==> v32 <==
## alu_top
module alu_top (
    input             clk,
    input      [15:0] a,
    input      [15:0] b,
    input      [2:0]  opcode,
    input             mode,
    output reg [15:0] result,
    output reg        za,
    output reg        zb,
    output reg        eq,
    output reg        gt,
    output reg        lt
);
clock: 5.97 ns
lec_check: 0
abc_area: 1
cap_margin: 20
core_margin: 2
core_utilization: 72
cts_cluster_diameter: 371
cts_cluster_size: 14
place_density_lb_addon: 0.08
setup_slack_margin: 1.68
slew_margin: 20
run.sh (not shown) runs the stock make flow with config.mk's settings and CLKGATE_MAP_FILE=.
==> v25: changes against v32 <==
ABC_AREA = default   (was 1)
CORE_UTILIZATION = 67   (was 72)
CTS_CLUSTER_DIAMETER = 55   (was 371)
CTS_CLUSTER_SIZE = default   (was 14)
MAX_ROUTING_LAYER = met4   (was default)
PLACE_DENSITY_LB_ADDON = default   (was 0.08)
SETUP_SLACK_MARGIN = default   (was 1.68)
TNS_END_PERCENT = 5   (was default)
==> flow/constraint.sdc (replaced) <==
create_clock -name core_clock -period 27.5 [get_ports {clk}]
set_input_delay 5.5000 -clock core_clock [delete_from_list [all_inputs] [get_ports {clk}]]
set_output_delay 5.5000 -clock core_clock [all_outputs]
set_load 0.01 [all_outputs]
==> v21: changes against v32 <==
GPL_TIMING_DRIVEN = 0   (was default)
TNS_END_PERCENT = 35   (was default)
==> deck_impl_summary.md <==
Physical Implementation Snapshot

Synth
  • Post-synth seq share: 0.07299
  • Simple Share, Synth: 0.2667
  • Top cells by area: ha_1 20%, nand2_1 12%, fa_1 11%
  • Synth Area per Inst: 6.809 µm²
  • Most frequent cells after synthesis: 495 x nand2_1, 398 x inv_1, 248 x ha_1, 119 x nor2_1, 107 x o21ai_0

Outcome
  • Tool error: [ERROR DPL-0038] Utilization greater than 100%, impossible to legalize
  • Run status: aborted with a tool error
  • Last stage reached: global routing

Place
  • RePlAce Congestion: 1.100
(the above is from v21)
==> deck_impl_summary.md <==
Physical Implementation Snapshot

Outcome
  • Run status: aborted with a tool error
  • Last stage reached: clock tree synthesis
  • Tool error: [ERROR DPL-0038] Utilization greater than 100%, impossible to legalize

Synth
  • Most frequent cells after synthesis: 495 x nand2_1, 398 x inv_1, 248 x ha_1, 119 x nor2_1, 107 x o21ai_0
  • Top cells by area: ha_1 20%, nand2_1 12%, fa_1 11%
  • Number of synthesized flops with an enable pin: 0
  • Simple Share, Synth: 0.2667
  • AND-OR/OR-AND Cells, Area Fraction: 0.1739
  • Post-synth seq share: 0.07299
  • Synth Area per Inst: 6.809 µm²
  • Main flop type: dfxtp_1
  • Adder Share, Synth: 0.3048

Place
  • RePlAce Congestion: 1.141

Floorplanning
  • I/O pins: 58
(the above is from v32)
==> deck_impl_summary.md <==
Physical Implementation Snapshot

Outcome
  • Tool error: [ERROR GRT-0232] Routing congestion too high. Check the congestion heatmap in the GUI.
  • Run status: aborted with a tool error
  • Last stage reached: global routing

Synth
  • Simple Share, Synth: 0.1872
  • Synth Area per Inst: 7.484 µm²
  • Most frequent cells after synthesis: 248 x ha_1, 229 x nand2_1, 202 x nor2_1, 195 x inv_1, 167 x a21oi_1
  • Top cells by area: ha_1 19%, fa_1 10%, dfxtp_1 7.0%

Place
  • RePlAce Congestion: 1.143

Floorplanning
  • Core ar.: 23,610 µm²
(the above is from v25)

==> inputs of run P <==
==> flow/design.v <==
module alu_top (
    input             clk,
    input      [15:0] a,
    input      [15:0] b,
    input      [2:0]  opcode,
    input             mode,
    output reg [15:0] result,
    output reg        za,
    output reg        zb,
    output reg        eq,
    output reg        gt,
    output reg        lt
);
    reg [15:0] a_q, b_q;
    reg [2:0]  opcode_q;
    reg        mode_q;
    wire [15:0] alu_out;
    wire        za_w, zb_w, eq_w, gt_w, lt_w;
    ALU u_alu (.a(a_q), .b(b_q), .opcode(opcode_q), .mode(mode_q),
               .outALU(alu_out), .za(za_w), .zb(zb_w), .eq(eq_w), .gt(gt_w), .lt(lt_w));
    always @(posedge clk) begin
        a_q      <= a;
        b_q      <= b;
        opcode_q <= opcode;
        mode_q   <= mode;
        result   <= alu_out;
        za       <= za_w;
        zb       <= zb_w;
        eq       <= eq_w;
        gt       <= gt_w;
        lt       <= lt_w;
    end
endmodule

module arith(a,b,opcode,outau);
input [15:0] a;
input [15:0] b;
input [2:0] opcode;
output [15:0] outau;
reg [15:0] outau;
always@(*)
begin
	case(opcode)
	3'b000: outau = a+b;
	3'b001: outau = a * b;
	3'b010: if (a > b) begin
		outau = a - b;
		end
		else begin
		outau = b - a;
		end
	3'b011: if (a > b) begin
		outau = (b == 16'h0000) ? 16'h0000 : a / b;
		end
		else begin
		outau = (a == 16'h0000) ? 16'h0000 : b / a;
		end
	default outau = 16'h0000;
	endcase
end
endmodule
module logic_unit(a,b,opcode,outlu,za,zb,eq,gt,lt);
input [15:0] a;
input [15:0] b;
input [2:0] opcode;
output [15:0] outlu;
output za, zb,eq,gt,lt;
reg [15:0] outlu;
reg za,zb,eq,gt,lt;
always@(*)
begin
	case(opcode)
	3'b000: outlu = (a & b);
	3'b001: outlu = (a | b);
	3'b010: outlu = (~(a | b));
	3'b011: outlu = (~(a & b));
	3'b100: outlu = (~ a);
	3'b101: outlu = (~ b);
	3'b110: outlu = (a ^ b);
	3'b111: outlu = (~(a ^ b));
	endcase
end
always@(*)
begin
	if( a == b) begin
	eq = 1;
	end
	else begin
	eq = 0;
	end
	if ( a > b) begin
	gt = 1;
	end
	else begin
	gt = 0;
	end
	if ( a < b) begin
	lt = 1;
	end
	else begin
	lt = 0;
	end
	if( a == 16'h0000) begin
	za = 1;
	end
	else begin
	za = 0;
	end
	if (b == 16'h0000) begin
	zb = 1;
	end
	else begin
	zb = 0;
	end
end
endmodule
module ALU( a, b, opcode, mode, outALU, za, zb, eq, gt, lt);
input [15:0] a;
input [15:0] b;
input [2:0] opcode;
input mode;
output [15:0] outALU;
output za, zb, eq, gt, lt;
reg [15:0] outALU;
reg za, zb, eq, gt, lt;
wire [15:0] outau;
wire [15:0] outlu;
wire tza, tzb, teq, tgt, tlt;
arith a1 (.a(a), .b(b), .opcode(opcode), .outau(outau));
logic_unit l1 (.a(a), .b(b), .opcode(opcode), .outlu(outlu), .za(tza), .zb(tzb), .eq(teq), .gt(tgt), .lt(tlt));
always@(*)
begin
	if(mode == 0) begin
	outALU = outau;
	end
	else if (mode == 1) begin
	outALU = outlu;
	end
	else begin
	outALU = 16'h0000;
	end
	za = tza;
	zb = tzb;
	eq = teq;
	gt = tgt;
	lt = tlt;
end
endmodule
==> flow/run.sh <==
#!/bin/bash
# the make line also repeats each setting of config.mk as NAME=value (left out here)
make -C /OpenROAD-flow-scripts/flow DESIGN_CONFIG=/design/flow/config.mk WORK_HOME=/design/flow/orfs CLKGATE_MAP_FILE= finish
==> flow/config.mk <==
export PLATFORM = sky130hd
export DESIGN_NAME = alu_top
export DESIGN_NICKNAME = alu_top
export VERILOG_FILES = /design/flow/design.v
export SDC_FILE = /design/flow/constraint.sdc
export NUM_CORES = 4
export LEC_CHECK = 0
export ABC_AREA = 1
export CAP_MARGIN = 20
export CORE_MARGIN = 2
export CORE_UTILIZATION = 72
export CTS_CLUSTER_SIZE = 15
export GPL_ROUTABILITY_DRIVEN = 0
export PLACE_DENSITY_LB_ADDON = 0.08
export SLEW_MARGIN = 20
==> flow/constraint.sdc <==
create_clock -name core_clock -period 5.97 [get_ports {clk}]
set_input_delay 1.1940 -clock core_clock [delete_from_list [all_inputs] [get_ports {clk}]]
set_output_delay 1.1940 -clock core_clock [all_outputs]
set_load 0.01 [all_outputs]
==> run Z: changes against run P <==
Settings changed: ABC_AREA 1 to unset, CELL_PAD_IN_SITES_GLOBAL_PLACEMENT set to 1, CORE_UTILIZATION 72 to 40, CTS_CLUSTER_SIZE 15 to unset, GPL_ROUTABILITY_DRIVEN 0 to unset, GPL_TIMING_DRIVEN set to 0, PLACE_DENSITY_LB_ADDON 0.08 to unset, SLEW_MARGIN 20 to 25.
==> flow/constraint.sdc (replaced) <==
create_clock -name core_clock -period 45.0 [get_ports {clk}]
set_input_delay 9.0000 -clock core_clock [delete_from_list [all_inputs] [get_ports {clk}]]
set_output_delay 9.0000 -clock core_clock [all_outputs]
set_load 0.01 [all_outputs]
==> impl_table.tex <==
% Auto-generated results table
\begin{tabular}{lr}
\hline
Metric & Value \\
\hline
\multicolumn{2}{l}{\textbf{Floorplanning}} \\
\quad Core Box Area & approximately 21,000 um\^{}2 \\
\quad Floorplan die height & 151 um \\
\multicolumn{2}{l}{\textbf{Logic synthesis}} \\
\quad Cell area after synthesis & 15,600 um\^{}2 \\
\quad Mux share & 0.000640 \\
\quad Xor+xnor area frac & 0.0532 \\
\quad Top area cells in the synthesized netlist & sky130\_fd\_sc\_hd\_\_ha\_1 20\%, sky130\_fd\_sc\_hd\_\_nand2\_1 12\%, sky130\_fd\_sc\_hd\_\_fa\_1 11\% \\
\quad Most frequently used cell type in the post-synthesis netlist & sky130\_fd\_sc\_hd\_\_nand2\_1 \\
\multicolumn{2}{l}{\textbf{Run status}} \\
\quad Error message & [ERROR DPL-0038] Utilization greater than 100\%, impossible to legalize \\
\quad Status & stopped before the end \\
\quad Halt point of the flow & clock tree synthesis \\
\hline
\end{tabular}
the above is filed under run P

==> impl_table.tex <==
% Synthesis and place-and-route results
\begin{tabular}{lr}
\hline
Metric & Value \\
\hline
\multicolumn{2}{l}{\textbf{Drt}} \\
\quad Initial detailed-routing violation count & 1,543 \\
\quad Detailed-routed wire length on met3 & 4960 um \\
\multicolumn{2}{l}{\textbf{Logic synthesis}} \\
\quad Mux share & 0.0591 \\
\quad Most frequently used cell type in the post-synthesis netlist & sky130\_fd\_sc\_hd\_\_ha\_1 \\
\quad Xor+xnor area frac & 0.0778 \\
\quad Cell area after synthesis & 16,200 um\^{}2 \\
\quad Post-Syn Area per Cell & 7.48 um\^{}2 \\
\multicolumn{2}{l}{\textbf{Worst setup path}} \\
\quad Critical R2R Launch & b\_q[4] \\
\multicolumn{2}{l}{\textbf{Run status}} \\
\quad Status & no timing/DRC/antenna violations \\
\multicolumn{2}{l}{\textbf{Floorplanning}} \\
\quad Core Box Area & 39,900 um\^{}2 \\
\hline
\end{tabular}
the above is filed under run Z

